==> constraint.sdc <==
create_clock -name core_clock -period 32.5 [get_ports {clk}]
set_input_delay 6.5000 -clock core_clock [delete_from_list [all_inputs] [get_ports {clk}]]
set_output_delay 6.5000 -clock core_clock [all_outputs]
set_load 0.01 [all_outputs]
==> run.sh <==
#!/bin/bash
# the make line also repeats each setting of config.mk as NAME=value (left out here)
make -C /OpenROAD-flow-scripts/flow DESIGN_CONFIG=/design/flow/config.mk WORK_HOME=/design/flow/orfs CLKGATE_MAP_FILE= finish
==> config.mk <==
export PLATFORM = sky130hd
export DESIGN_NAME = calc
export DESIGN_NICKNAME = calc
export VERILOG_FILES = /design/flow/design.v
export SDC_FILE = /design/flow/constraint.sdc
export NUM_CORES = 4
export LEC_CHECK = 0
export ABC_AREA = 1
export CAP_MARGIN = 20
export CORE_MARGIN = 2
export CORE_UTILIZATION = 72
export CTS_CLUSTER_DIAMETER = 327
export CTS_CLUSTER_SIZE = 98
export PLACE_DENSITY = 0.42
export SLEW_MARGIN = 20
export TNS_END_PERCENT = 15
==> design.v <==
module half_addr(
    input a,
    input b,
    output sum,
    output carry  
);
assign sum = a ^ b;
assign carry = a & b;
endmodule
module full_addr(
    input a,
    input b,
    input cin,  
    output sum,
    output carry  
);
assign sum = a ^ b ^ cin;
assign carry = (a & b) | (cin & (a ^ b));
endmodule
module i4_addr(
    input  [3:0] a,           
    input  [3:0] b,           
    input        cin,         
    input        valid_in,    
    output [3:0] sum,         
    output       group_g,     
    output       group_p,     
    output       ready_out    
);
wire [3:0] g, p;
assign g = a & b;           
assign p = a | b;           
wire c1, c2, c3;
assign c1 = g[0] | (p[0] & cin);
assign c2 = g[1] | (p[1] & g[0]) | (p[1] & p[0] & cin);
assign c3 = g[2] | (p[2] & g[1]) | (p[2] & p[1] & g[0]) | (p[2] & p[1] & p[0] & cin);
assign group_g = g[3] | (p[3] & g[2]) | (p[3] & p[2] & g[1]) | (p[3] & p[2] & p[1] & g[0]);
assign group_p = p[3] & p[2] & p[1] & p[0];
assign sum[0] = a[0] ^ b[0] ^ cin;
assign sum[1] = a[1] ^ b[1] ^ c1;
assign sum[2] = a[2] ^ b[2] ^ c2;
assign sum[3] = a[3] ^ b[3] ^ c3;
reg ready_out_reg;
always @(*) begin
    if (valid_in) begin
        ready_out_reg = 1'b1;
    end else begin
        ready_out_reg = 1'b0;
    end
end
assign ready_out = ready_out_reg;
endmodule
module i8_addr(
    input  [7:0] a,           
    input  [7:0] b,           
    input        cin,         
    input        valid_in,    
    output [7:0] sum,         
    output       group_g,     
    output       group_p,     
    output       ready_out    
);
wire [3:0] a_low  = a[3:0];
wire [3:0] a_high = a[7:4];
wire [3:0] b_low  = b[3:0];
wire [3:0] b_high = b[7:4];
wire c4;                
wire g_low, p_low;      
wire g_high, p_high;    
wire ready_low, ready_high;
i4_addr cla_low(
    .a(a_low), .b(b_low), .cin(cin), .valid_in(valid_in),
    .sum(sum[3:0]), .group_g(g_low), .group_p(p_low), .ready_out(ready_low)
);
i4_addr cla_high(
    .a(a_high), .b(b_high), .cin(c4), .valid_in(valid_in),
    .sum(sum[7:4]), .group_g(g_high), .group_p(p_high), .ready_out(ready_high)
);
assign c4 = g_low | (p_low & cin);
assign group_g = g_high | (p_high & g_low);
assign group_p = p_high & p_low;
assign ready_out = ready_low & ready_high;
endmodule
module i16_add(
    input  [15:0] a,          
    input  [15:0] b,          
    input        valid_in,    
    output [15:0] sum,        
    output       carry_out,   
    output       ready_out    
);
wire [7:0] a_low  = a[7:0];   
wire [7:0] a_high = a[15:8];  
wire [7:0] b_low  = b[7:0];
wire [7:0] b_high = b[15:8];
wire c0, c8;                
wire g_low, p_low;          
wire g_high, p_high;        
wire ready_low, ready_high; 
assign c0 = 1'b0;           
i8_addr cla_low_8bit(
    .a(a_low), .b(b_low), .cin(c0), .valid_in(valid_in),
    .sum(sum[7:0]), .group_g(g_low), .group_p(p_low), .ready_out(ready_low)
);
i8_addr cla_high_8bit(
    .a(a_high), .b(b_high), .cin(c8), .valid_in(valid_in),
    .sum(sum[15:8]), .group_g(g_high), .group_p(p_high), .ready_out(ready_high)
);
assign c8 = g_low | (p_low & c0);                   
assign carry_out = g_high | (p_high & g_low) | (p_high & p_low & c0);  
assign ready_out = ready_low & ready_high;
endmodule
module i16_sub(
    input  [15:0] a,          
    input  [15:0] b,          
    input        valid_in,    
    output [15:0] diff,       
    output       borrow_out,  
    output       ready_out    
);
wire [15:0] b_neg = ~b;  
wire [7:0] a_low  = a[7:0];
wire [7:0] a_high = a[15:8];
wire [7:0] b_low  = b_neg[7:0];
wire [7:0] b_high = b_neg[15:8];
wire c0, c8;               
wire g_low, p_low;         
wire g_high, p_high;       
wire ready_low, ready_high;
wire carry_result;
assign c0 = 1'b1;           
i8_addr cla_low_8bit(
    .a(a_low), .b(b_low), .cin(c0), .valid_in(valid_in),
    .sum(diff[7:0]), .group_g(g_low), .group_p(p_low), .ready_out(ready_low)
);
i8_addr cla_high_8bit(
    .a(a_high), .b(b_high), .cin(c8), .valid_in(valid_in),
    .sum(diff[15:8]), .group_g(g_high), .group_p(p_high), .ready_out(ready_high)
);
assign c8 = g_low | (p_low & c0);
assign carry_result = g_high | (p_high & g_low) | (p_high & p_low & c0);
assign borrow_out = ~carry_result;
assign ready_out = ready_low & ready_high;
endmodule
module i16_mul(
    input signed [15:0] a,    
    input signed [15:0] b,    
    input        valid_in,
    output signed [15:0] prod,  
    output       ready_out
);
wire sign_a = a[15];
wire sign_b = b[15];
wire sign_res = sign_a ^ sign_b;
wire [15:0] abs_a = sign_a ? (~a + 1'b1) : a;
wire [15:0] abs_b = sign_b ? (~b + 1'b1) : b;
reg [15:0] abs_prod;
integer i;
always @(*) begin
    abs_prod = 16'd0;
    for(i = 0; i < 16; i = i + 1) begin
        if(abs_b[i]) begin
            abs_prod = abs_prod + (abs_a << i);
        end
    end
end
assign prod = sign_res ? (~abs_prod + 1'b1) : abs_prod;
assign ready_out = valid_in;
endmodule
module i16_div(
    input signed [15:0] a,    
    input signed [15:0] b,    
    input        valid_in,
    output signed [15:0] quot,  
    output       ready_out
);
wire sign_a = a[15];
wire sign_b = b[15];
wire sign_res = sign_a ^ sign_b;
wire [15:0] abs_a = sign_a ? (~a + 1'b1) : a;
wire [15:0] abs_b = sign_b ? (~b + 1'b1) : b;
reg [15:0] abs_quot;
reg [31:0] temp_r;  
integer i;
always @(*) begin
    temp_r = 32'd0;
    if (abs_b == 0) begin
        abs_quot = 16'hFFFF;  
    end else begin
        abs_quot = 16'd0;
        temp_r = 32'd0;
        for(i = 15; i >= 0; i = i - 1) begin
            temp_r = temp_r << 1;
            temp_r[0] = abs_a[i];  
            if(temp_r >= {16'd0, abs_b}) begin
                temp_r = temp_r - {16'd0, abs_b};
                abs_quot[i] = 1'b1;
            end
        end
    end
end
assign quot = sign_res ? (~abs_quot + 1'b1) : abs_quot;
assign ready_out = valid_in;
endmodule
module calc(
    input clk,  
    input rst_n,  
    input [7:0] num,
    input [2:0] op,
    input start,
    output reg [15:0] result,
    output reg [15:0] display_val,  
    output [2:0] led_op,  
    output reg stop
);
reg [15:0] local_result;
reg local_stop;
localparam ADD = 3'd6;
localparam SUB = 3'd5;
localparam MUL = 3'd4;
localparam DIV = 3'd1;
localparam ENT = 3'd2;
localparam CLR = 3'd3;
reg [15:0] a, b;
reg [2:0] local_op;
assign led_op = local_op;  
wire [15:0] res_add, res_sub, res_mul, res_div;
i16_add u_add(.a(a), .b(b), .valid_in(1'b1), .sum(res_add), .carry_out(), .ready_out());
i16_sub u_sub(.a(a), .b(b), .valid_in(1'b1), .diff(res_sub), .borrow_out(), .ready_out());
i16_mul u_mul(.a(a), .b(b), .valid_in(1'b1), .prod(res_mul), .ready_out());
i16_div u_div(.a(a), .b(b), .valid_in(1'b1), .quot(res_div), .ready_out());
localparam S_INPUT_A = 2'b00;
localparam S_INPUT_B = 2'b01;
reg [2:0] state;
always @(posedge clk) begin
	if (~rst_n) begin
    	local_stop <= 0;
        a <= 0;
        b <= 0;
        local_result <= 0;
        display_val <= 0;
        local_op <= 0;
        state <= S_INPUT_A;
    end else begin
        if (~start&local_stop) begin
        local_stop <= 0;
        end else if (start&~local_stop) begin
            case (state)
            S_INPUT_A: begin
                if (op == CLR) begin
                    a <= 0; b <= 0; display_val <= 0; local_result <= 0; local_op <= 0;
                end else if (op == ADD || op == SUB || op == MUL || op == DIV) begin
                    local_op <= op;
                    b <= 0;
                    state <= S_INPUT_B;
                end else if (op == 0) begin
                    a <= a * 16'd10 + {8'd0, num};
                    display_val <= a * 16'd10 + {8'd0, num};
                end
            end
            S_INPUT_B: begin
                if (op == CLR) begin
                    a <= 0; b <= 0; display_val <= 0; local_result <= 0; local_op <= 0;
                    state <= S_INPUT_A;
                end else if (op == ENT) begin
                    case (local_op)
                    ADD: begin local_result <= res_add; display_val <= res_add; end
                    SUB: begin local_result <= res_sub; display_val <= res_sub; end
                    DIV: begin local_result <= res_div; display_val <= res_div; end
                    MUL: begin local_result <= res_mul; display_val <= res_mul; end
                    endcase
                    a <= 0;
                    local_op <= 0;  
                    state <= S_INPUT_A;
                end else if (op == 0) begin
                    b <= b * 16'd10 + {8'd0, num};
                    display_val <= b * 16'd10 + {8'd0, num};
                end
            end
            endcase
            local_stop <= 1;
        end
    end
end
always @(posedge clk) begin
    result <= local_result;
    stop <= local_stop;
end
endmodule
==> results of run 1 <==
-- metrics by stage --
stage	area [um2]	worst slack, ns
2_1_floorplan	34400	-8.65
3_5_place_dp	45100	-9.59
3_3_place_gp	45100	-3.55
==> job_summary.md, run 1 <==
### Metrics collected by this job

| Metric | Value |
|---|---|
| Status | `stopped before the end` |
| Halt Stage | `clock tree synthesis` |
| Log Error | `[ERROR DPL-0038] Utilization greater than 100%, impossible to legalize` |
| Xor/xnor share | `between 9 and 10%` |
| I/O Buffers | `a little under 50` |
| Placed Cells incl. Taps | `about 7.5k` |
| Floorplan net count | `~6.1k` |
| Chip area | `just under 50000 um2` |
| Compound Share, Synth | `18.1%` |
| Top cell area share | `18.0%` |
| Die width | `around 220 um` |
| Core Util at FP | `72.7%` |
| Warnings from Yosys | `4` |
| Register share after synthesis | `5.17%` |
| Area leader, netlist | `ha_1` |
| Ys cells | `5539` |
| Die Span Y | `220 um` |
| Yosys simple share | `around 36%` |
| #FFs+latches synth | `a little under 90` |
| Cell Type Count | `between 70 and 80` |
| Post-Synthesis Cells | `about 5.5k` |
| Main logic family | `simple AND/OR/NAND/NOR gates` |
| Adder share | `just over 20%` |
| Synth Cell Area | `between 30000 and 40000 um2` |
| GPL Wtd Cong | `between 1 and 1.5` |
| Top Ports | `~50` |
| Mux frac, synth | `0%` |
| Synth cell count leaders | `nand2_1 (1258), inv_1 (717), ha_1 (484)` |
| Post-synth ARST share | `0%` |
| Top cell type by instance count after synthesis | `nand2_1` |
| Post-DP HPWL | `131000 um` |
| Main area contributors | `ha_1 (18%), nand2_1 (14%), inv_1 (8.0%)` |
| Row count | `approximately 80` |
| Syn Area/Cell | `around 6.1 um2` |
| CORE AREA | `between 40000 and 50000 um2` |
| EDFF count, synth | `0` |
| YS chip area | `33700 um2` |
| Dominant flop cell | `dfxtp_1` |
==> run 2, diff against run 1 <==
- ABC_AREA: 1 -> not set
- CORE_UTILIZATION: 72 -> 65
- CTS_CLUSTER_DIAMETER: 327 -> not set
- CTS_CLUSTER_SIZE: 98 -> not set
- HOLD_SLACK_MARGIN: not set -> -0.09
- MAX_ROUTING_LAYER: not set -> met4
- PLACE_DENSITY: 0.42 -> 0.6
- SETUP_SLACK_MARGIN: not set -> 5.0
- TNS_END_PERCENT: 15 -> not set
- clock period: 32.5 -> 48.2 ns (I/O delays scaled with it)
==> run 2 against run 1 <==
The layout now fails its checks (setup timing); die area increased by 6.9%; synthesized cell count is 17% lower; area after synthesis decreased by 3.4%.
==> job_summary.md, run 2 <==
## PnR job results

| Metric | Value |
|---|---|
| # setup viols final | `20` |
| WL per Instance | `21.6 um` |
| Ys cells | `4622 (was 5539)` |
| Final wirelength | `124000 um` |
| Yosys simple share | `24.6% (was 35.6%)` |
| Hold endpoint | `result[6]$_DFF_P_` |
| Core Util at FP | `65.4% (was 72.7%)` |
| I/O Buffers | `49 (unchanged)` |
| DR iter-0 viols | `between 4k and 5k` |
| Worst slew pin tran | `1.21 ns` |
| Routed Antenna Nets | `0` |
| Chip area | `51900 um2 (was 48500 um2)` |
| Setup slack after layout | `-0.381 ns` |
| Syn Area/Cell | `7.04 um2 (was 6.08 um2)` |
| Min-delay src | `local_result[6]$_SDFFE_PN0P_` |
| Die width | `228 um (was 220 um)` |
| Top cell type by instance count after synthesis | `ha_1 (was nand2_1)` |
| Warnings from Yosys | `4 (unchanged)` |
| Synth Cell Area | `32600 um2 (was 33700 um2)` |
| Pins over their slew limit | `0` |
| Synth-to-layout area growth | `22.9%` |
| Xor/xnor share | `10.4% (was 9.67%)` |
| Post-synth ARST share | `0% (unchanged)` |
| GPL Wtd Cong | `1.05 (was 1.06)` |
| Fillers | `3405` |
| CP startpoint kind | `flop` |
| DR pass1 iterations | `16` |
| Clock sink count | `just under 90` |
| Final min period | `48.58 ns` |
| Worst path top cell family by delay | `AND-OR/OR-AND gates` |
| CP Buf/Inv Count | `32` |
| Number of max-cap violations | `0` |
| Clock skew | `between 0.01 and 0.015 ns` |
| Worst reg2reg endpoint | `display_val[12]$_SDFFE_PN0P_` |
| Htree depth | `3` |
| #FFs+latches synth | `87 (unchanged)` |
| Critical path depth in cells | `about 310` |
| Layout Check Fails | `setup timing` |
| Clk root buf | `clkbuf_16` |
| Hold Vio Cnt, Final | `0` |
| Initial antenna violation count | `2` |
| R2R setup slack | `-0.38 ns` |
| TritonCTS Buffers | `9` |
| CTS tree | `built` |
| Final Core Density | `slightly above 80%` |
| Post-Synthesis Cells | `4622 (was 5539)` |
| Adder share | `20.9% (was 20.2%)` |
| Final Cell Area | `40000 um2` |
| CORE AREA | `49800 um2 (was 46400 um2)` |
| Avg Vias per Cell | `around 6.8` |
| Peak Freq | `20.6 MHz` |
| YS chip area | `32600 um2 (was 33700 um2)` |
| Tool warning count | `between 90 and 100` |
| First-pass GRT wire length | `186000 um` |
| Clock Latency Late Sink | `between 0.3 and 0.4 ns` |
| WP data arrival | `roughly 49 ns` |
| Max_slew headroom | `a little under a fifth` |
| Hold-fix buffers at CTS | `0` |
| Cell Type Count | `126 (was 73)` |
| Setup crit end | `display_val[12]$_SDFFE_PN0P_` |
| Dpl cell area | `35700 um2 (was 45100 um2)` |
| Slowest stage cell, crit path | `a2111o_1` |
| Dominant flop cell | `dfxtp_1 (unchanged)` |
| CP Max Fanout | `7` |
| Status | `failed layout checks (was stopped before the end)` |
| Crit path from | `a[3]$_SDFFE_PN0P_` |
| HP Class | `reg2reg` |
| CTS max path bufs | `2` |
| Synth cell count leaders | `ha_1 (484), a21oi_1 (464), nor2_1 (417) (was nand2_1 (1258), inv_1 (717), ha_1 (484))` |
| Global Route Usage Sum | `between 40 and 50%` |
| Setup Crit Path Kind | `reg2reg` |
| Hold slack | `0.356 ns` |
| # nets final | `about 5.6k` |
| R2r startpoint | `a[3]$_SDFFE_PN0P_` |
| Cell mode on critical path | `a21oi_2` |
| Period utilisation layout | `101%` |
| Drc violations | `0` |
| Compound Share, Synth | `29.8% (was 18.1%)` |
| Die Span Y | `228 um (was 220 um)` |
| Floorplan net count | `5158 (was 6075)` |
| Top cell area share | `18.6% (was 18.0%)` |
| Worst Hold Depth | `0` |
| Critical path required time | `approximately 48 ns` |
| Clock slew at reported path FFs | `approximately 0.07 ns` |
| Pin count of the biggest net entering global routing | `68` |
| Row count | `82 (was 79)` |
| Crit-path max cell delay | `between 0.4 and 0.5 ns` |
| EDFF count, synth | `0 (unchanged)` |
| Main logic family | `AND-OR/OR-AND gates (was simple AND/OR/NAND/NOR gates)` |
| RSZ-0062 raised after global routing | `yes` |
| Setup crit end kind | `flop` |
| R2R cell count | `approximately 310` |
| Mux frac, synth | `3.54% (was 0%)` |
| Register share after synthesis | `5.35% (was 5.17%)` |
| Vias | `between 30k and 40k` |
| Top Ports | `50 (unchanged)` |
| Post-DP HPWL | `89600 um (was 131000 um)` |
| Pre-CTS setup slack | `-0.985 ns (was -9.59 ns)` |
| Area leader, netlist | `ha_1 (unchanged)` |
| Number of global-route vias before repair | `between 30k and 40k` |
| Main area contributors | `ha_1 (19%), a21oi_1 (7.1%), xnor2_1 (7.0%) (was ha_1 (18%), nand2_1 (14%), inv_1 (8.0%))` |
| Total gr overflow | `0` |
## run 2: per-stage QoR
stage	cells	setup TNS, ns
6_report	5751	-4.66
2_1_floorplan	4622	-55.53
5_1_grt	5751	-84.06
3_5_place_dp	5445	-15.52
4_1_cts	5640	0
3_3_place_gp	5445	0
## run 2: timing repair
| action | in CTS | in global routing |
|---|---|---|
| gates resized | 149 | 240 |
| setup buffers | 175 | 106 |
| endpoints found under the setup margin | 32 | 32 |
| gates cloned | 4 | 2 |
| pin swaps | 146 | 205 |
## run 2: area by class of cell
class | count | area (um2) | area share, %
Antenna cell | 2 | 5.00 | 0.0125
Tap cell | 672 | 841 | 2.10
Clock buffer | 9 | 225 | 0.563
Timing Repair Buffer | 581 | 4720 | 11.8
Sequential cell | 87 | 1750 | 4.38
Clock inverter | 7 | 75.1 | 0.188
Multi-Input combinational cell | 4090 | 31200 | 78.1
Inverter | 303 | 1150 | 2.87
## run 2: routing by layer
metal,GRT usage [%],share of wire (%)
met1,53.2,38
met4,23.1,6.9
met3,7.11,9.9
met5,-,0
met2,72.2,45
==> run 3, diff against run 2 <==
- ABC_AREA: not set -> 0
- CORE_ASPECT_RATIO: not set -> 0.5
- CORE_UTILIZATION: 65 -> 41
- CTS_CLUSTER_DIAMETER: not set -> 199
- CTS_CLUSTER_SIZE: not set -> 100
- GPL_TIMING_DRIVEN: not set -> 0
- HOLD_SLACK_MARGIN: -0.09 -> not set
- MAX_ROUTING_LAYER: met4 -> not set
- PLACE_DENSITY: 0.6 -> not set
- PLACE_DENSITY_LB_ADDON: not set -> 0.29
- SETUP_SLACK_MARGIN: 5.0 -> not set
- SLEW_MARGIN: 20 -> 0
- TNS_END_PERCENT: not set -> 5
- clock period: 48.2 -> 55.0 ns (I/O delays scaled with it)
==> run 3 against run 2 <==
The run now finishes clean; register-to-register slack better by 2.4 ns; die area increased by 58%; critical path depth rose by 7; critical path type unchanged; largest cell class unchanged; highest routed layer is now met5.
==> job_summary.md, run 3 <==
## PnR job results

| Metric | Value |
|---|---|
| R2R setup slack | `2.01 ns (was -0.38 ns)` |
| Mux frac, synth | `3.54% (unchanged)` |
| Critical path required time | `55.31 ns (was 48.47 ns)` |
| Floorplan net count | `5158 (unchanged)` |
| Setup crit end | `display_val[6]$_SDFFE_PN0P_ (was display_val[12]$_SDFFE_PN0P_)` |
| Cell Type Count | `126 (unchanged)` |
| Post-Synthesis Cells | `4622 (unchanged)` |
| Yosys simple share | `24.6% (unchanged)` |
| Drc violations | `0 (unchanged)` |
| Warnings from Yosys | `4 (unchanged)` |
| Synth-to-layout area growth | `21.4% (was 22.9%)` |
| Worst reg2reg endpoint | `display_val[6]$_SDFFE_PN0P_ (was display_val[12]$_SDFFE_PN0P_)` |
| DR iter-0 viols | `3586 (was 4119)` |
| Top cell type by instance count after synthesis | `ha_1 (unchanged)` |
| Core Util at FP | `41.8% (was 65.4%)` |
| Routed Antenna Nets | `0 (unchanged)` |
| Peak Freq | `18.9 MHz (was 20.6 MHz)` |
| First-pass GRT wire length | `185000 um (was 186000 um)` |
| Post-synth ARST share | `0% (unchanged)` |
| Hold endpoint | `result[15]$_DFF_P_ (was result[6]$_DFF_P_)` |
| Ys cells | `4622 (unchanged)` |
| CTS tree | `built (unchanged)` |
| Tool warning count | `89 (was 94)` |
| YS chip area | `32600 um2 (unchanged)` |
| Dominant flop cell | `dfxtp_1 (unchanged)` |
| Top Ports | `50 (unchanged)` |
| Pins over their slew limit | `0 (unchanged)` |
| CORE AREA | `77900 um2 (was 49800 um2)` |
| Main area contributors | `ha_1 (19%), a21oi_1 (7.1%), xnor2_1 (7.0%) (unchanged)` |
| Final min period | `52.99 ns (was 48.58 ns)` |
| Slowest stage cell, crit path | `nor4_1 (was a2111o_1)` |
| Fillers | `7493 (was 3405)` |
| Row count | `72 (was 82)` |
| Worst path top cell family by delay | `AND-OR/OR-AND gates (unchanged)` |
| Final wirelength | `121000 um (was 124000 um)` |
| Worst slew pin tran | `1.18 ns (was 1.21 ns)` |
| #FFs+latches synth | `87 (unchanged)` |
| Setup crit end kind | `flop (unchanged)` |
| I/O Buffers | `48 (was 49)` |
| Top cell area share | `18.6% (unchanged)` |
| CP startpoint kind | `flop (unchanged)` |
| R2r startpoint | `a[4]$_SDFFE_PN0P_ (was a[3]$_SDFFE_PN0P_)` |
| Hold slack | `0.351 ns (was 0.356 ns)` |
| EDFF count, synth | `0 (unchanged)` |
| Post-DP HPWL | `93100 um (was 89600 um)` |
| Synth cell count leaders | `ha_1 (484), a21oi_1 (464), nor2_1 (417) (unchanged)` |
| Final Cell Area | `39500 um2 (was 40000 um2)` |
| Syn Area/Cell | `7.04 um2 (unchanged)` |
| R2R cell count | `312 (was 305)` |
| CP Max Fanout | `10 (was 7)` |
| Die Span Y | `203 um (was 228 um)` |
| CTS max path bufs | `2 (unchanged)` |
| Avg Vias per Cell | `6.11 (was 6.78)` |
| Chip area | `81800 um2 (was 51900 um2)` |
| Max_slew headroom | `21.0% (was 18.6%)` |
| WL per Instance | `20.1 um (was 21.6 um)` |
| HP Class | `reg2reg (unchanged)` |
| Hold Vio Cnt, Final | `0 (unchanged)` |
| Number of global-route vias before repair | `33.9k (was 35.8k)` |
| WP data arrival | `53.29 ns (was 48.86 ns)` |
| Initial antenna violation count | `3 (was 2)` |
| TritonCTS Buffers | `9 (unchanged)` |
| Setup Crit Path Kind | `reg2reg (unchanged)` |
| Area leader, netlist | `ha_1 (unchanged)` |
| Critical path depth in cells | `312 (was 305)` |
| Crit-path max cell delay | `0.83 ns (was 0.45 ns)` |
| Clock sink count | `87 (unchanged)` |
| Period utilisation layout | `96.3% (was 101%)` |
| Clock slew at reported path FFs | `0.07 ns (about the same)` |
| Total gr overflow | `0 (unchanged)` |
| DR pass1 iterations | `6 (was 16)` |
| Compound Share, Synth | `29.8% (unchanged)` |
| Adder share | `20.9% (unchanged)` |
| Status | `finished clean (was failed layout checks)` |
| Diodes inserted | `0 (was 2)` |
| Clock Latency Late Sink | `0.36 ns (was 0.35 ns)` |
| Synth Cell Area | `32600 um2 (unchanged)` |
| Global Route Usage Sum | `27.7% (was 44.5%)` |
| Die width | `403 um (was 228 um)` |
| Clock skew | `0.0123 ns (was 0.0121 ns)` |
| Hold-fix buffers at CTS | `0 (unchanged)` |
| Number of max-cap violations | `0 (unchanged)` |
| Crit path from | `a[4]$_SDFFE_PN0P_ (was a[3]$_SDFFE_PN0P_)` |
| Dpl cell area | `34800 um2 (was 35700 um2)` |
| Clk root buf | `clkbuf_16 (unchanged)` |
| Pin count of the biggest net entering global routing | `25 (was 68)` |
| Xor/xnor share | `10.4% (unchanged)` |
| GPL Wtd Cong | `0.939 (was 1.05)` |
| CP Buf/Inv Count | `47 (was 32)` |
| Min-delay src | `local_result[15]$_SDFFE_PN0P_ (was local_result[6]$_SDFFE_PN0P_)` |
| # setup viols final | `0 (was 20)` |
| Register share after synthesis | `5.35% (unchanged)` |
| Vias | `36.7k (was 39.0k)` |
| # nets final | `5510 (was 5608)` |
| Worst Hold Depth | `0 (unchanged)` |
| Htree depth | `3 (unchanged)` |
| Main logic family | `AND-OR/OR-AND gates (unchanged)` |
## run 3: cell type report
cell class / instances / area [um2] / share of cell area (%)
Tap cell: 1036 / 1300 / 3.28
Clock inverter: 6 / 91.3 / 0.231
Sequential cell: 87 / 1770 / 4.48
Timing Repair Buffer: 352 / 2920 / 7.39
Inverter: 303 / 1160 / 2.93
Multi-Input combinational cell: 4090 / 31000 / 78.3
Clock buffer: 10 / 229 / 0.579
Buffer: 131 / 1090 / 2.77
## run 3: stage by stage
stage / util, % / TNS [ns] / setup slack (ns) / cells
after floorplan: - / 0 / 0.0174 / 4622
after global placement: 44.4 / -419.13 / -13.76 / 5706
after detailed placement: 44.6 / -420.20 / -13.82 / 5713
after CTS: 48.4 / 0 / 0.0213 / 5884
after global routing: 50.7 / -6.40 / -0.569 / 6015
final: 50.7 / 0 / 2.01 / 6015
## run 3: routing by layer
layer / track usage (%) / wire length [um]
met5: 0 / 35
met4: 4.82 / 2260
met3: 3.52 / 10200
met2: 43.5 / 51100
met1: 40.5 / 57100
## run 3: timing repair
item | in CTS | in global routing
pin swaps | 114 | 189
endpoints found under the setup margin | 32 | 32
gates cloned | 3 | 5
gates resized | 341 | 205
buffers inserted | 156 | 135
==> run 4, diff against run 3 <==
- ABC_AREA: 0 -> 1
- CAP_MARGIN: 20 -> 15
- CORE_ASPECT_RATIO: 0.5 -> not set
- CORE_UTILIZATION: 41 -> 70
- CTS_CLUSTER_DIAMETER: 199 -> 214
- CTS_CLUSTER_SIZE: 100 -> 60
- GPL_TIMING_DRIVEN: 0 -> not set
- HOLD_SLACK_MARGIN: not set -> -0.09
- MAX_ROUTING_LAYER: not set -> met5
- PLACE_DENSITY: not set -> 0.6
- PLACE_DENSITY_LB_ADDON: 0.29 -> not set
- SETUP_SLACK_MARGIN: not set -> -1.07
- SLEW_MARGIN: 0 -> 20
- TNS_END_PERCENT: 5 -> 40
- clock period: 55.0 -> 37.1 ns (I/O delays scaled with it)
==> run 4 against run 3 <==
The layout now fails its checks (setup timing); clock skew is 0.0047 ns lower; hold slack better by 0.0014 ns; die area is 39% lower; first-iteration DRC count is 29% higher; global-route usage is 15 points higher; critical path depth is 32 lower; cell count is 8.6% higher; cell area is 0.97% higher; sequential share of layout area is 0.081 points lower; core utilization is 33 points higher.
==> job_summary.md, run 4 <==
## PnR job results

| Metric | Value |
|---|---|
| Number of max-cap violations | `0 (unchanged)` |
| DR iter-0 viols | `4640 (was 3586)` |
| Top cell area share | `18.0% (was 18.6%)` |
| Chip area | `49900 um2 (was 81800 um2)` |
| Fillers | `3280 (was 7493)` |
| CORE AREA | `47600 um2 (was 77900 um2)` |
| Main area contributors | `ha_1 (18%), nand2_1 (14%), inv_1 (8.0%) (was ha_1 (19%), a21oi_1 (7.1%), xnor2_1 (7.0%))` |
| Ys cells | `5539 (was 4622)` |
| Total gr overflow | `0 (unchanged)` |
| Clock skew | `0.00766 ns (was 0.0123 ns)` |
| Vias | `40.9k (was 36.7k)` |
| HP Class | `reg2reg (unchanged)` |
| YS chip area | `33700 um2 (was 32600 um2)` |
| Initial antenna violation count | `3 (unchanged)` |
| Hold endpoint | `result[5]$_DFF_P_ (was result[15]$_DFF_P_)` |
| Placed Cells incl. Taps | `6371 (was 5713)` |
| CP Max Fanout | `18 (was 10)` |
| Layout Check Fails | `setup timing` |
| DR pass1 iterations | `9 (was 6)` |
| Clock slew at reported path FFs | `0.07 ns (about the same)` |
| R2R cell count | `280 (was 312)` |
| Row count | `80 (was 72)` |
| Final min period | `38.64 ns (was 52.99 ns)` |
| Clk root buf | `clkbuf_16 (unchanged)` |
| Cell mode on critical path | `nand2_2` |
| Post-synth ARST share | `0% (unchanged)` |
| #FFs+latches synth | `87 (unchanged)` |
| CTS tree | `built (unchanged)` |
| Drc violations | `0 (unchanged)` |
| Core Util at FP | `70.7% (was 41.8%)` |
| Min-delay src | `local_result[5]$_SDFFE_PN0P_ (was local_result[15]$_SDFFE_PN0P_)` |
| Clock Latency Late Sink | `0.37 ns (was 0.36 ns)` |
| Synth Cell Area | `33700 um2 (was 32600 um2)` |
| RSZ-0062 raised after global routing | `yes` |
| Post-Synthesis Cells | `5539 (was 4622)` |
| Cell Type Count | `73 (was 126)` |
| Crit path from | `a[0]$_SDFFE_PN0P_ (was a[4]$_SDFFE_PN0P_)` |
| Top Ports | `50 (unchanged)` |
| Hold Vio Cnt, Final | `0 (unchanged)` |
| Worst Hold Depth | `0 (unchanged)` |
| Area leader, netlist | `ha_1 (unchanged)` |
| Hold slack | `0.353 ns (was 0.351 ns)` |
| Final Core Density | `83.8% (was 50.7%)` |
| Hold-fix buffers at CTS | `0 (unchanged)` |
| Avg Vias per Cell | `6.27 (was 6.11)` |
| Main logic family | `simple AND/OR/NAND/NOR gates (was AND-OR/OR-AND gates)` |
| WL met2 | `53700 um (was 51100 um)` |
| Floorplan net count | `6075 (was 5158)` |
| WL per Instance | `19.0 um (was 20.1 um)` |
| Final wirelength | `124000 um (was 121000 um)` |
| Met3 wire len | `14100 um (was 10200 um)` |
| Mux frac, synth | `0% (was 3.54%)` |
| Compound Share, Synth | `18.1% (was 29.8%)` |
| Htree depth | `3 (unchanged)` |
| Syn Area/Cell | `6.08 um2 (was 7.04 um2)` |
| Period utilisation layout | `104% (was 96.3%)` |
| Critical path depth in cells | `280 (was 312)` |
| Top routing layer in use | `met5 (unchanged)` |
| Number of global-route vias before repair | `35.5k (was 33.9k)` |
| Synth cell count leaders | `nand2_1 (1258), inv_1 (717), ha_1 (484) (was ha_1 (484), a21oi_1 (464), nor2_1 (417))` |
| Yosys simple share | `35.6% (was 24.6%)` |
| Worst slew pin tran | `1.28 ns (was 1.18 ns)` |
| Max_slew headroom | `13.5% (was 21.0%)` |
| GPL Wtd Cong | `1.07 (was 0.939)` |
| CP startpoint kind | `flop (unchanged)` |
| # setup viols final | `32 (was 0)` |
| WP data arrival | `38.85 ns (was 53.29 ns)` |
| Dominant flop cell | `dfxtp_1 (unchanged)` |
| Crit-path max cell delay | `0.45 ns (was 0.83 ns)` |
| Tool warning count | `93 (was 89)` |
| Setup slack after layout | `-1.54 ns (was 2.01 ns)` |
| Setup crit end kind | `flop (unchanged)` |
| Warnings from Yosys | `4 (unchanged)` |
| Slowest stage cell, crit path | `o21ai_1 (was nor4_1)` |
| Peak Freq | `25.9 MHz (was 18.9 MHz)` |
| Die Span Y | `223 um (was 203 um)` |
| Pins over their slew limit | `0 (unchanged)` |
| Clock sink count | `87 (unchanged)` |
| Status | `failed layout checks (was finished clean)` |
| Setup crit end | `display_val[8]$_SDFFE_PN0P_ (was display_val[6]$_SDFFE_PN0P_)` |
| Critical path required time | `37.31 ns (was 55.31 ns)` |
| CP Buf/Inv Count | `31 (was 47)` |
| Routed Antenna Nets | `0 (unchanged)` |
| CTS max path bufs | `2 (unchanged)` |
| # nets final | `6444 (was 5510)` |
| I/O Buffers | `49 (was 48)` |
| Non-Filler Instances | `6531 (was 6015)` |
| Die width | `223 um (was 403 um)` |
| Pin count of the biggest net entering global routing | `38 (was 25)` |
| Post-DP HPWL | `88800 um (was 93100 um)` |
| R2r startpoint | `a[0]$_SDFFE_PN0P_ (was a[4]$_SDFFE_PN0P_)` |
| Adder share | `20.2% (was 20.9%)` |
| Pre-CTS setup slack | `-1.67 ns (was -13.82 ns)` |
| Worst path top cell family by delay | `AND-OR/OR-AND gates (unchanged)` |
| Global Route Usage Sum | `42.7% (was 27.7%)` |
| Worst reg2reg endpoint | `display_val[8]$_SDFFE_PN0P_ (was display_val[6]$_SDFFE_PN0P_)` |
| Met1 wire length | `46800 um (was 57100 um)` |
| Setup Crit Path Kind | `reg2reg (unchanged)` |
| Top cell type by instance count after synthesis | `nand2_1 (was ha_1)` |
| Synth-to-layout area growth | `18.5% (was 21.4%)` |
| First-pass GRT wire length | `175000 um (was 185000 um)` |
| EDFF count, synth | `0 (unchanged)` |
| R2R setup slack | `-1.54 ns (was 2.01 ns)` |
| Xor/xnor share | `9.67% (was 10.4%)` |
| Register share after synthesis | `5.17% (was 5.35%)` |
| TritonCTS Buffers | `9 (unchanged)` |
run 4: layout make-up:
| type | count | area (um2) | share of cell area [%] |
|---|---|---|---|
| flip-flops and latches | 87 | 1750 | 4.39 |
| clock inverters | 7 | 70.1 | 0.176 |
| multi-input cells | 4571 | 30400 | 76.0 |
| inverters | 771 | 2990 | 7.48 |
| repair buffers | 462 | 3710 | 9.28 |
| diodes | 3 | 7.51 | 0.0188 |
| clock buffers | 9 | 225 | 0.564 |
| repair inverters | 6 | 43.8 | 0.110 |
| well taps | 615 | 769 | 1.93 |
run 4: metal layers:
metal	global-route usage, %	vias to the layer above
li1	-	19108
met1	54.5	18474
met2	68.7	2556
met3	7.52	798
met4	22.4	2
met5	0	-
run 4: repair_timing:
item | CTS | global route
setup buffers | 15 | 121
setup endpoints to repair | 16 | 32
gates resized | 39 | 440
gates cloned | 4 | 8
pin swaps | 21 | 242
run 4: metrics by stage:
stage / setup TNS, ns / area, um2
after floorplan: -106.85 / 34400
after global placement: -0.128 / 36700
after detailed placement: -29.98 / 36700
after CTS: -13.65 / 37300
after global routing: -99.36 / 39900
final: -30.31 / 39900
==> run 5, diff against run 4 <==
- ABC_AREA: 1 -> not set
- CAP_MARGIN: 15 -> 0
- CELL_PAD_IN_SITES_DETAIL_PLACEMENT: not set -> 2
- CELL_PAD_IN_SITES_GLOBAL_PLACEMENT: not set -> 1
- CORE_MARGIN: 2 -> 6
- CORE_UTILIZATION: 70 -> 22
- CTS_CLUSTER_DIAMETER: 214 -> 206
- CTS_CLUSTER_SIZE: 60 -> 50
- GPL_ROUTABILITY_DRIVEN: not set -> 0
- GPL_TIMING_DRIVEN: not set -> 0
- HOLD_SLACK_MARGIN: -0.09 -> 0.27
- MAX_ROUTING_LAYER: met5 -> met4
- MIN_ROUTING_LAYER: not set -> met1
- PLACE_DENSITY: 0.6 -> 0.73
- SETUP_SLACK_MARGIN: -1.07 -> not set
- SLEW_MARGIN: 20 -> 40
- TNS_END_PERCENT: 40 -> 45
- clock period: 37.1 -> 39.8 ns (I/O delays scaled with it)
==> run 5 against run 4 <==
Synthesized cell count decreased by 17%; area after synthesis decreased by 3.4%; die area rose to 3.2 times the previous value; the run now fails in global routing.
==> job_summary.md, run 5 <==
### Metrics collected by this job

| Metric | Value |
|---|---|
| Status | `stopped before the end (was failed layout checks)` |
| Halt Stage | `global routing` |
| Log Error | `[ERROR GRT-0116] Global routing finished with congestion. Check the congestion regions in the DRC Viewer.` |
| CORE AREA | `146000 um2 (was 47600 um2)` |
| #FFs+latches synth | `87 (unchanged)` |
| Mux frac, synth | `3.54% (was 0%)` |
| Main logic family | `AND-OR/OR-AND gates (was simple AND/OR/NAND/NOR gates)` |
| Main area contributors | `ha_1 (19%), a21oi_1 (7.1%), xnor2_1 (7.0%) (was ha_1 (18%), nand2_1 (14%), inv_1 (8.0%))` |
| Htree depth | `3 (unchanged)` |
| Synth Cell Area | `32600 um2 (was 33700 um2)` |
| Clk root buf | `clkbuf_16 (unchanged)` |
| Global Route Usage Sum | `60.6%` |
| Post-synth ARST share | `0% (unchanged)` |
| Yosys simple share | `24.6% (was 35.6%)` |
| Post-DP HPWL | `133000 um (was 88800 um)` |
| Total gr overflow | `between 700 and 800` |
| Xor/xnor share | `10.4% (was 9.67%)` |
| EDFF count, synth | `0 (unchanged)` |
| YS chip area | `32600 um2 (was 33700 um2)` |
| Top Ports | `50 (unchanged)` |
| I/O Buffers | `48 (was 49)` |
| Row count | `140 (was 80)` |
| Placed Cells incl. Taps | `6609 (was 6371)` |
| Floorplan net count | `5158 (was 6075)` |
| Syn Area/Cell | `7.04 um2 (was 6.08 um2)` |
| Register share after synthesis | `5.35% (was 5.17%)` |
| Chip area | `157000 um2 (was 49900 um2)` |
| Area leader, netlist | `ha_1 (unchanged)` |
| Die width | `397 um (was 223 um)` |
| Ys cells | `4622 (was 5539)` |
| Top cell area share | `18.6% (was 18.0%)` |
| Compound Share, Synth | `29.8% (was 18.1%)` |
| Clock sink count | `87 (unchanged)` |
| CTS max path bufs | `2 (unchanged)` |
| Pre-CTS setup slack | `-24.92 ns (was -1.67 ns)` |
| Post-Synthesis Cells | `4622 (was 5539)` |
| Adder share | `20.9% (was 20.2%)` |
| Cell Type Count | `126 (was 73)` |
| TritonCTS Buffers | `9 (unchanged)` |
| Dominant flop cell | `dfxtp_1 (unchanged)` |
| Warnings from Yosys | `4 (unchanged)` |
| Synth cell count leaders | `ha_1 (484), a21oi_1 (464), nor2_1 (417) (was nand2_1 (1258), inv_1 (717), ha_1 (484))` |
| Hold-fix buffers at CTS | `0 (unchanged)` |
| Die Span Y | `397 um (was 223 um)` |
| Top cell type by instance count after synthesis | `ha_1 (was nand2_1)` |
| Core Util at FP | `22.3% (was 70.7%)` |
==> run 5: repair_timing <==
item                                    in CTS
endpoints found under the setup margin      32
gates resized                              454
endpoints found under the hold margin        0
cloned                                       5
pin swaps                                  253
setup buffers                              686
==> run 5: layer usage <==
| layer | GRT usage (%) | overflow |
|---|---|---|
| met5 | - | - |
| met4 | 55.7 | 198 |
| met3 | 53.9 | 84 |
| met2 | 70.1 | 372 |
| met1 | 58.9 | 119 |
==> run 5: stage by stage <==
stage	util [%]	area [um2]	setup TNS, ns	hold slack (ns)
floorplan	-	33400	-325.02	0.331
global placement	24.8	36200	-699.29	0.335
detailed placement	25.1	36700	-780.59	0.348
CTS	30.4	44400	-397.72	0.367
==> run 6, diff against run 5 <==
- ABC_AREA: not set -> 1
- CAP_MARGIN: 0 -> 20
- CELL_PAD_IN_SITES_DETAIL_PLACEMENT: 2 -> not set
- CELL_PAD_IN_SITES_GLOBAL_PLACEMENT: 1 -> not set
- CORE_ASPECT_RATIO: not set -> 0.5
- CORE_MARGIN: 6 -> 2
- CORE_UTILIZATION: 22 -> 72
- CTS_CLUSTER_DIAMETER: 206 -> 400
- CTS_CLUSTER_SIZE: 50 -> 96
- GPL_ROUTABILITY_DRIVEN: 0 -> not set
- GPL_TIMING_DRIVEN: 0 -> not set
- HOLD_SLACK_MARGIN: 0.27 -> not set
- MAX_ROUTING_LAYER: met4 -> not set
- MIN_ROUTING_LAYER: met1 -> not set
- PLACE_DENSITY: 0.73 -> 0.42
- SETUP_SLACK_MARGIN: not set -> -1.93
- SLEW_MARGIN: 40 -> 20
- TNS_END_PERCENT: 45 -> 15
- clock period: 39.8 -> 29.5 ns (I/O delays scaled with it)
==> run 6 against run 5 <==
The run fails in detailed placement; area after synthesis up 3.5%; synthesized cell count grew 20%; die area is 69% lower.
==> job_summary.md, run 6 <==
### Metrics collected by this job

| Metric | Value |
|---|---|
| CORE AREA | `45700 um2 (was 146000 um2)` |
| Yosys simple share | `35.6% (was 24.6%)` |
| Syn Area/Cell | `6.08 um2 (was 7.04 um2)` |
| Synth Cell Area | `33700 um2 (was 32600 um2)` |
| Halt Stage | `detailed placement (was global routing)` |
| Register share after synthesis | `5.17% (was 5.35%)` |
| Ys cells | `5539 (was 4622)` |
| Post-synth ARST share | `0% (unchanged)` |
| #FFs+latches synth | `87 (unchanged)` |
| GPL Wtd Cong | `approximately 1.1` |
| Die Span Y | `157 um (was 397 um)` |
| Synth cell count leaders | `nand2_1 (1258), inv_1 (717), ha_1 (484) (was ha_1 (484), a21oi_1 (464), nor2_1 (417))` |
| Adder share | `20.2% (was 20.9%)` |
| Main logic family | `simple AND/OR/NAND/NOR gates (was AND-OR/OR-AND gates)` |
| Chip area | `48600 um2 (was 157000 um2)` |
| Die width | `310 um (was 397 um)` |
| I/O Buffers | `49 (was 48)` |
| Dominant flop cell | `dfxtp_1 (unchanged)` |
| Floorplan net count | `6075 (was 5158)` |
| Post-Synthesis Cells | `5539 (was 4622)` |
| YS chip area | `33700 um2 (was 32600 um2)` |
| Top Ports | `50 (unchanged)` |
| Main area contributors | `ha_1 (18%), nand2_1 (14%), inv_1 (8.0%) (was ha_1 (19%), a21oi_1 (7.1%), xnor2_1 (7.0%))` |
| Compound Share, Synth | `18.1% (was 29.8%)` |
| Top cell type by instance count after synthesis | `nand2_1 (was ha_1)` |
| Xor/xnor share | `9.67% (was 10.4%)` |
| EDFF count, synth | `0 (unchanged)` |
| Cell Type Count | `73 (was 126)` |
| Row count | `55 (was 140)` |
| Log Error | `[ERROR DPL-0033] detailed placement checks failed during check placement. (was [ERROR GRT-0116] Global routing finished with congestion. Check the congestion regions in the DRC Viewer.)` |
| Mux frac, synth | `0% (was 3.54%)` |
| Status | `stopped before the end (unchanged)` |
| Warnings from Yosys | `4 (unchanged)` |
| Core Util at FP | `73.7% (was 22.3%)` |
| Top cell area share | `18.0% (was 18.6%)` |
| Area leader, netlist | `ha_1 (unchanged)` |
run 6: through the flow:
stage | instance area (um2) | setup WS, ns | instances
global placement | 45000 | -7.04 | 7484
floorplan | 34400 | -11.65 | 5539
==> run 7, diff against run 6 <==
- ABC_AREA: 1 -> not set
- CORE_ASPECT_RATIO: 0.5 -> not set
- CORE_UTILIZATION: 72 -> 70
- CTS_CLUSTER_DIAMETER: 400 -> not set
- CTS_CLUSTER_SIZE: 96 -> not set
- HOLD_SLACK_MARGIN: not set -> -0.09
- MAX_ROUTING_LAYER: not set -> met4
- PLACE_DENSITY: 0.42 -> 0.6
- SETUP_SLACK_MARGIN: -1.93 -> 5.0
- TNS_END_PERCENT: 15 -> not set
- clock period: 29.5 -> 49.8 ns (I/O delays scaled with it)
==> run 7 against run 6 <==
The run fails in global routing; area after synthesis is 3.4% lower; die area is 0.82% lower; synthesized cell count is 17% lower.
==> job_summary.md, run 7 <==
### Metrics collected by this job

| Metric | Value |
|---|---|
| Core Util at FP | `70.4% (was 73.7%)` |
| #FFs+latches synth | `87 (unchanged)` |
| Xor/xnor share | `10.4% (was 9.67%)` |
| Row count | `79 (was 55)` |
| Htree depth | `3` |
| Syn Area/Cell | `7.04 um2 (was 6.08 um2)` |
| CTS max path bufs | `2` |
| Register share after synthesis | `5.35% (was 5.17%)` |
| Log Error | `[ERROR GRT-0116] Global routing finished with congestion. Check the congestion regions in the DRC Viewer. (was [ERROR DPL-0033] detailed placement checks failed during check placement.)` |
| Status | `stopped before the end (unchanged)` |
| Compound Share, Synth | `29.8% (was 18.1%)` |
| Mux frac, synth | `3.54% (was 0%)` |
| Warnings from Yosys | `4 (unchanged)` |
| Total gr overflow | `about 140` |
| TritonCTS Buffers | `9` |
| Global Route Usage Sum | `just under 70%` |
| Synth Cell Area | `32600 um2 (was 33700 um2)` |
| Clk root buf | `clkbuf_16` |
| Floorplan net count | `5158 (was 6075)` |
| Post-DP HPWL | `a little under 90000 um` |
| Ys cells | `4622 (was 5539)` |
| Die Span Y | `220 um (was 157 um)` |
| Halt Stage | `global routing (was detailed placement)` |
| GPL Wtd Cong | `1.10 (was 1.12)` |
| CORE AREA | `46300 um2 (was 45700 um2)` |
| Adder share | `20.9% (was 20.2%)` |
| Main area contributors | `ha_1 (19%), a21oi_1 (7.1%), xnor2_1 (7.0%) (was ha_1 (18%), nand2_1 (14%), inv_1 (8.0%))` |
| Cell Type Count | `126 (was 73)` |
| EDFF count, synth | `0 (unchanged)` |
| Die width | `220 um (was 310 um)` |
| Clock sink count | `just under 90` |
| Post-synth ARST share | `0% (unchanged)` |
| I/O Buffers | `49 (unchanged)` |
| Yosys simple share | `24.6% (was 35.6%)` |
| Post-Synthesis Cells | `4622 (was 5539)` |
| Chip area | `48200 um2 (was 48600 um2)` |
| Top Ports | `50 (unchanged)` |
| Top cell area share | `18.6% (was 18.0%)` |
| Area leader, netlist | `ha_1 (unchanged)` |
| Dominant flop cell | `dfxtp_1 (unchanged)` |
| YS chip area | `32600 um2 (was 33700 um2)` |
| Synth cell count leaders | `ha_1 (484), a21oi_1 (464), nor2_1 (417) (was nand2_1 (1258), inv_1 (717), ha_1 (484))` |
| Main logic family | `AND-OR/OR-AND gates (was simple AND/OR/NAND/NOR gates)` |
| Top cell type by instance count after synthesis | `ha_1 (was nand2_1)` |
==> run 7: per-layer routing <==
layer	global-route usage [%]	GRT overflow
met3	48.7	12
met2	86.6	73
met5	-	-
met4	52.0	42
met1	70.6	10
==> run 7: timing repair <==
item	4_1_cts
cloned	10
hold buffers	0
gates resized	179
setup endpoints to repair	32
setup buffers	412
pin swaps	144
==> run 7: metrics by stage <==
stage               worst slack, ns  instance area, um2  std cells  hold WS, ns
CTS                            2.92               39500       5749        0.355
global placement              0.208               35100       5311        0.341
detailed placement            -1.28               35100       5311        0.341
floorplan                    -0.663               33400       4622        0.331
==> run 8, diff against run 7 <==
- ABC_AREA: not set -> 1
- CAP_MARGIN: 20 -> 5
- CTS_CLUSTER_DIAMETER: not set -> 194
- CTS_CLUSTER_SIZE: not set -> 85
- HOLD_SLACK_MARGIN: -0.09 -> not set
- SETUP_SLACK_MARGIN: 5.0 -> not set
- TNS_END_PERCENT: not set -> 40
- clock period: 49.8 -> 37.4 ns (I/O delays scaled with it)
==> run 8 against run 7 <==
Now fails the layout checks on setup timing; area after synthesis is 3.5% higher; synthesized cell count is 20% higher; die area is 3.4% higher.
==> job_summary.md, run 8 <==
## PnR job results

| Metric | Value |
|---|---|
| Status | `failed layout checks (was stopped before the end)` |
| Layout Check Fails | `setup timing` |
| Fillers | `roughly 3.3k` |
| #FFs+latches synth | `87 (unchanged)` |
| # setup viols final | `32` |
| Main area contributors | `ha_1 (18%), nand2_1 (14%), inv_1 (8.0%) (was ha_1 (19%), a21oi_1 (7.1%), xnor2_1 (7.0%))` |
| Crit-path max cell delay | `about 0.43 ns` |
| Final wirelength | `~120000 um` |
| TritonCTS Buffers | `9 (unchanged)` |
| Initial antenna violation count | `1` |
| Crit path from | `a[1]$_SDFFE_PN0P_` |
| Hold-fix buffers at CTS | `0 (unchanged)` |
| Syn Area/Cell | `6.08 um2 (was 7.04 um2)` |
| Cell Type Count | `73 (was 126)` |
| Worst path top cell family by delay | `AND-OR/OR-AND gates` |
| Logic area | `approximately 30000 um2` |
| Floorplan net count | `6075 (was 5158)` |
| Diodes inserted | `0` |
| Critical path depth in cells | `roughly 280` |
| Avg Vias per Cell | `6.28` |
| CP startpoint kind | `flop` |
| Core Util at FP | `70.7% (was 70.4%)` |
| R2r startpoint | `a[1]$_SDFFE_PN0P_` |
| Pre-CTS setup slack | `-1.76 ns (was -1.28 ns)` |
| WP data arrival | `between 30 and 40 ns` |
| Ys cells | `5539 (was 4622)` |
| CP Max Fanout | `25` |
| R2R cell count | `283` |
| Worst reg2reg endpoint | `display_val[14]$_SDFFE_PN0P_` |
| Register share after synthesis | `5.17% (was 5.35%)` |
| Number of max-cap violations | `0` |
| Non-Filler Instances | `6530` |
| Yosys simple share | `35.6% (was 24.6%)` |
| Main logic family | `simple AND/OR/NAND/NOR gates (was AND-OR/OR-AND gates)` |
| CTS tree | `built` |
| Top cell type by instance count after synthesis | `nand2_1 (was ha_1)` |
| Cell mode on critical path | `nand2_1` |
| Hold endpoint | `result[9]$_DFF_P_` |
| Tool warning count | `between 90 and 100` |
| Post-synth ARST share | `0% (unchanged)` |
| Hold slack | `about 0.35 ns` |
| Global Route Usage Sum | `44.6%` |
| Synth Cell Area | `33700 um2 (was 32600 um2)` |
| Routed Antenna Nets | `0` |
| Post-Synthesis Cells | `5539 (was 4622)` |
| Final min period | `39.23 ns` |
| Register Area | `roughly 1800 um2` |
| R2R setup slack | `-1.83 ns` |
| DR iter-0 viols | `4676` |
| Top cell area share | `18.0% (was 18.6%)` |
| Pins over their slew limit | `0` |
| HP Class | `reg2reg` |
| Htree depth | `3 (unchanged)` |
| RSZ-0062 raised after global routing | `yes` |
| Drc violations | `0` |
| Clock sink count | `87 (unchanged)` |
| Compound Share, Synth | `18.1% (was 29.8%)` |
| GPL Wtd Cong | `1.11 (was 1.10)` |
| Die Span Y | `223 um (was 220 um)` |
| # nets final | `6446` |
| CORE AREA | `47600 um2 (was 46300 um2)` |
| Total gr overflow | `0` |
| Dominant flop cell | `dfxtp_1 (unchanged)` |
| Die width | `223 um (was 220 um)` |
| I/O Buffers | `49 (unchanged)` |
| First-pass GRT wire length | `approximately 180000 um` |
| Clock skew | `approximately 0.0082 ns` |
| Period utilisation layout | `105%` |
| Slowest stage cell, crit path | `ha_1` |
| Warnings from Yosys | `4 (unchanged)` |
| Chip area | `49900 um2 (was 48200 um2)` |
| Clock Latency Late Sink | `0.37 ns` |
| Min-delay src | `local_result[9]$_SDFFE_PN0P_` |
| Adder share | `20.2% (was 20.9%)` |
| Post-DP HPWL | `88600 um (was 87400 um)` |
| Row count | `80 (was 79)` |
| Final Core Density | `between 80 and 90%` |
| EDFF count, synth | `0 (unchanged)` |
| Top Ports | `50 (unchanged)` |
| Worst slew pin tran | `about 1.2 ns` |
| WL per Instance | `18.9 um` |
| Synth cell count leaders | `nand2_1 (1258), inv_1 (717), ha_1 (484) (was ha_1 (484), a21oi_1 (464), nor2_1 (417))` |
| Critical path required time | `approximately 38 ns` |
| Setup Crit Path Kind | `reg2reg` |
| Setup slack after layout | `-1.83 ns` |
| Clk root buf | `clkbuf_16 (unchanged)` |
| DR pass1 iterations | `9` |
| Area leader, netlist | `ha_1 (unchanged)` |
| Setup crit end | `display_val[14]$_SDFFE_PN0P_` |
| Hold Vio Cnt, Final | `0` |
| Mux frac, synth | `0% (was 3.54%)` |
| Pin count of the biggest net entering global routing | `38` |
| CP Buf/Inv Count | `36` |
| CTS max path bufs | `2 (unchanged)` |
| Clock slew at reported path FFs | `about 0.080 ns` |
| Placed Cells incl. Taps | `6350 (was 5311)` |
| Peak Freq | `~25 MHz` |
| YS chip area | `33700 um2 (was 32600 um2)` |
| Number of global-route vias before repair | `approximately 36k` |
| Setup crit end kind | `flop` |
| Max_slew headroom | `20.2%` |
| Synth-to-layout area growth | `18.5%` |
| Vias | `41.0k` |
| Worst Hold Depth | `0` |
| Xor/xnor share | `9.67% (was 10.4%)` |
==> run 8: per-stage QoR <==
stage	setup TNS (ns)	cell area (um2)
2_1_floorplan	-97.25	34400
3_3_place_gp	-1.38	36600
3_5_place_dp	-29.50	36600
4_1_cts	0	37700
5_1_grt	-102.64	39900
6_report	-33.82	39900
==> run 8: repair_timing <==
item,4_1_cts,5_1_grt
pin swaps,59,236
cloned,8,5
buffers inserted,52,99
hold endpoints to repair,0,0
gates resized,102,339
setup endpoints to repair,32,32
==> run 8: cell type report <==
| cell class | instances | area share, % |
|---|---|---|
| clock inverters | 7 | 0.182 |
| well taps | 615 | 1.93 |
| clock buffers | 9 | 0.564 |
| repair inverters | 6 | 0.129 |
| inverters | 771 | 7.47 |
| flip-flops and latches | 87 | 4.39 |
| repair buffers | 464 | 9.45 |
| multi-input cells | 4571 | 75.9 |
==> run 8: layer usage <==
metal	vias to the layer above	track usage, %	wire (um)
met5	-	-	0
met1	18464	54.7	47300
met4	0	23.6	8860
met2	2637	69.5	52900
li1	19116	-	-
met3	785	8.40	14300
==> run 9, diff against run 8 <==
- ABC_AREA: 1 -> not set
- CAP_MARGIN: 5 -> 20
- CTS_CLUSTER_DIAMETER: 194 -> not set
- CTS_CLUSTER_SIZE: 85 -> not set
- MAX_ROUTING_LAYER: met4 -> not set
- PLACE_DENSITY: 0.6 -> not set
- SETUP_SLACK_MARGIN: not set -> 4.96
- TNS_END_PERCENT: 40 -> not set
- clock period: 37.4 -> 16.8 ns (I/O delays scaled with it)
==> run 9 against run 8 <==
Area after synthesis shrank 3.4%; die area decreased by 3.3%; the flow now stops in clock tree synthesis; synthesized cell count down 17%.
==> job_summary.md, run 9 <==
### Metrics collected by this job

| Metric | Value |
|---|---|
| Status | `stopped before the end (was failed layout checks)` |
| Halt Stage | `clock tree synthesis` |
| Log Error | `[ERROR DPL-0038] Utilization greater than 100%, impossible to legalize` |
| Chip area | `48200 um2 (was 49900 um2)` |
| Warnings from Yosys | `4 (unchanged)` |
| Placed Cells incl. Taps | `6654 (was 6350)` |
| Die width | `220 um (was 223 um)` |
| Synth cell count leaders | `ha_1 (484), a21oi_1 (464), nor2_1 (417) (was nand2_1 (1258), inv_1 (717), ha_1 (484))` |
| Yosys simple share | `24.6% (was 35.6%)` |
| Synth Cell Area | `32600 um2 (was 33700 um2)` |
| Post-Synthesis Cells | `4622 (was 5539)` |
| Mux frac, synth | `3.54% (was 0%)` |
| Syn Area/Cell | `7.04 um2 (was 6.08 um2)` |
| Main logic family | `AND-OR/OR-AND gates (was simple AND/OR/NAND/NOR gates)` |
| Ys cells | `4622 (was 5539)` |
| Compound Share, Synth | `29.8% (was 18.1%)` |
| Top cell area share | `18.6% (was 18.0%)` |
| Cell Type Count | `126 (was 73)` |
| Row count | `79 (was 80)` |
| Core Util at FP | `70.4% (was 70.7%)` |
| I/O Buffers | `49 (unchanged)` |
| Die Span Y | `220 um (was 223 um)` |
| Top cell type by instance count after synthesis | `ha_1 (was nand2_1)` |
| Top Ports | `50 (unchanged)` |
| Adder share | `20.9% (was 20.2%)` |
| Post-synth ARST share | `0% (unchanged)` |
| Main area contributors | `ha_1 (19%), a21oi_1 (7.1%), xnor2_1 (7.0%) (was ha_1 (18%), nand2_1 (14%), inv_1 (8.0%))` |
| CORE AREA | `46300 um2 (was 47600 um2)` |
| Register share after synthesis | `5.35% (was 5.17%)` |
| Post-DP HPWL | `140000 um (was 88600 um)` |
| #FFs+latches synth | `87 (unchanged)` |
| Xor/xnor share | `10.4% (was 9.67%)` |
| Floorplan net count | `5158 (was 6075)` |
| Dominant flop cell | `dfxtp_1 (unchanged)` |
| Area leader, netlist | `ha_1 (unchanged)` |
| YS chip area | `32600 um2 (was 33700 um2)` |
| Pre-CTS setup slack | `-36.15 ns (was -1.76 ns)` |
| EDFF count, synth | `0 (unchanged)` |
| GPL Wtd Cong | `1.09 (was 1.11)` |
## run 9: per-stage QoR
step	cell area [um2]	util (%)
after detailed placement	45200	97.7
after floorplan	33400	-
after global placement	45200	97.7
==> run 10, diff against run 9 <==
- CORE_UTILIZATION: 70 -> 40
- PLACE_DENSITY: not set -> 0.6
- SETUP_SLACK_MARGIN: 4.96 -> 5.0
- clock period: 16.8 -> 52.6 ns (I/O delays scaled with it)
==> run 10 against run 9 <==
Now clean on timing, DRC and antenna; die area rose by 73%; area after synthesis is the same; synthesized cell count unchanged.
==> job_summary.md, run 10 <==
## PnR job results

| Metric | Value |
|---|---|
| Pin count of the biggest net entering global routing | `68` |
| Hold slack | `approximately 0.35 ns` |
| Global Route Usage Sum | `between 20 and 30%` |
| Synth cell count leaders | `ha_1 (484), a21oi_1 (464), nor2_1 (417) (unchanged)` |
| Final Core Density | `roughly half` |
| Main logic family | `AND-OR/OR-AND gates (unchanged)` |
| Yosys simple share | `24.6% (unchanged)` |
| Xor/xnor share | `10.4% (unchanged)` |
| # nets final | `approximately 5.6k` |
| Critical path required time | `52.85 ns` |
| Top cell type by instance count after synthesis | `ha_1 (unchanged)` |
| GPL Wtd Cong | `0.958 (was 1.09)` |
| I/O Buffers | `49 (unchanged)` |
| EDFF count, synth | `0 (unchanged)` |
| TritonCTS Buffers | `9` |
| Clock skew | `0.0129 ns` |
| Crit path from | `b[0]$_SDFFE_PN0P_` |
| Worst path top cell family by delay | `AND-OR/OR-AND gates` |
| Diodes inserted | `0` |
| Main area contributors | `ha_1 (19%), a21oi_1 (7.1%), xnor2_1 (7.0%) (unchanged)` |
| Final wirelength | `125000 um` |
| Non-Filler Instances | `between 6k and 7k` |
| Area leader, netlist | `ha_1 (unchanged)` |
| WL per Instance | `approximately 20 um` |
| RSZ-0062 raised after global routing | `yes` |
| Top Ports | `50 (unchanged)` |
| Compound Share, Synth | `29.8% (unchanged)` |
| R2r startpoint | `b[0]$_SDFFE_PN0P_` |
| Worst slew pin tran | `1.17 ns` |
| Row count | `104 (was 79)` |
| WP data arrival | `between 40 and 50 ns` |
| Routed Antenna Nets | `0` |
| Clk root buf | `clkbuf_16` |
| Slowest stage cell, crit path | `or4b_4` |
| Post-Synthesis Cells | `4622 (unchanged)` |
| CTS max path bufs | `2` |
| CP Max Fanout | `8` |
| Hold-fix buffers at CTS | `0` |
| Number of global-route vias before repair | `between 30k and 40k` |
| Syn Area/Cell | `7.04 um2 (unchanged)` |
| CORE AREA | `80500 um2 (was 46300 um2)` |
| Register share after synthesis | `5.35% (unchanged)` |
| Vias | `between 30k and 40k` |
| Initial antenna violation count | `0` |
| Hold endpoint | `result[1]$_DFF_P_` |
| Synth Cell Area | `32600 um2 (unchanged)` |
| Crit-path max cell delay | `between 0.5 and 0.6 ns` |
| Number of max-cap violations | `0` |
| Pins over their slew limit | `0` |
| Tool warning count | `91` |
| # setup viols final | `0` |
| Critical path depth in cells | `326` |
| Die Span Y | `289 um (was 220 um)` |
| First-pass GRT wire length | `194000 um` |
| Drc violations | `0` |
| Synth-to-layout area growth | `25.4%` |
| Period utilisation layout | `between 90% and 100%` |
| Peak Freq | `20.4 MHz` |
| Total gr overflow | `0` |
| Worst Hold Depth | `0` |
| Clock Latency Late Sink | `0.36 ns` |
| Setup crit end | `display_val[4]$_SDFFE_PN0P_` |
| Dpl cell area | `35500 um2 (was 45200 um2)` |
| CP startpoint kind | `flop` |
| Avg Vias per Cell | `~6.0` |
| Cell Type Count | `126 (unchanged)` |
| YS chip area | `32600 um2 (unchanged)` |
| Clock sink count | `87` |
| R2R cell count | `between 300 and 400` |
| Max_slew headroom | `a little over a fifth` |
| Final Cell Area | `40800 um2` |
| CTS tree | `built` |
| Adder share | `20.9% (unchanged)` |
| Cell mode on critical path | `buf_4` |
| Htree depth | `3` |
| Status | `finished clean (was stopped before the end)` |
| Min-delay src | `local_result[1]$_SDFFE_PN0P_` |
| Die width | `289 um (was 220 um)` |
| Setup Crit Path Kind | `reg2reg` |
| Dominant flop cell | `dfxtp_1 (unchanged)` |
| Core Util at FP | `40.4% (was 70.4%)` |
| Post-synth ARST share | `0% (unchanged)` |
| Post-DP HPWL | `93000 um (was 140000 um)` |
| Floorplan net count | `5158 (unchanged)` |
| Top cell area share | `18.6% (unchanged)` |
| Ys cells | `4622 (unchanged)` |
| Setup crit end kind | `flop` |
| Hold Vio Cnt, Final | `0` |
| Placed Cells incl. Taps | `5731 (was 6654)` |
| DR pass1 iterations | `5` |
| #FFs+latches synth | `87 (unchanged)` |
| Clock slew at reported path FFs | `around 0.080 ns` |
| Worst reg2reg endpoint | `display_val[4]$_SDFFE_PN0P_` |
| DR iter-0 viols | `2976` |
| Final min period | `~49 ns` |
| R2R setup slack | `3.49 ns` |
| Chip area | `83700 um2 (was 48200 um2)` |
| HP Class | `reg2reg` |
| Warnings from Yosys | `4 (unchanged)` |
| CP Buf/Inv Count | `~97` |
| Mux frac, synth | `3.54% (unchanged)` |
[run 10: area by class of cell]
type | count | area, um2
flip-flops and latches | 87 | 1760
multi-input cells | 4092 | 31100
well taps | 1060 | 1330
repair buffers | 610 | 5180
fillers | 7757 | 39700
clock buffers | 9 | 225
clock inverters | 7 | 71.3
inverters | 303 | 1160
[run 10: layer usage]
layer	global-route usage, %	routed length (um)	up-vias
met5	0	0	-
met4	12.8	6510	0
met3	2.28	6840	385
met2	50.1	59400	1368
met1	36.0	52600	17430
li1	-	-	17865
[run 10: metrics by stage]
step	setup WS (ns)	TNS (ns)
after global placement	0.0293	0
after floorplan	2.14	0
after CTS	5.02	0
after detailed placement	-0.890	-11.52
after global routing	0.660	0
final	3.49	0
[run 10: repair_timing]
action	CTS	global route
setup buffers	303	105
endpoints found under the setup margin	32	32
gates cloned	13	0
resized	161	218
pin swaps	141	217
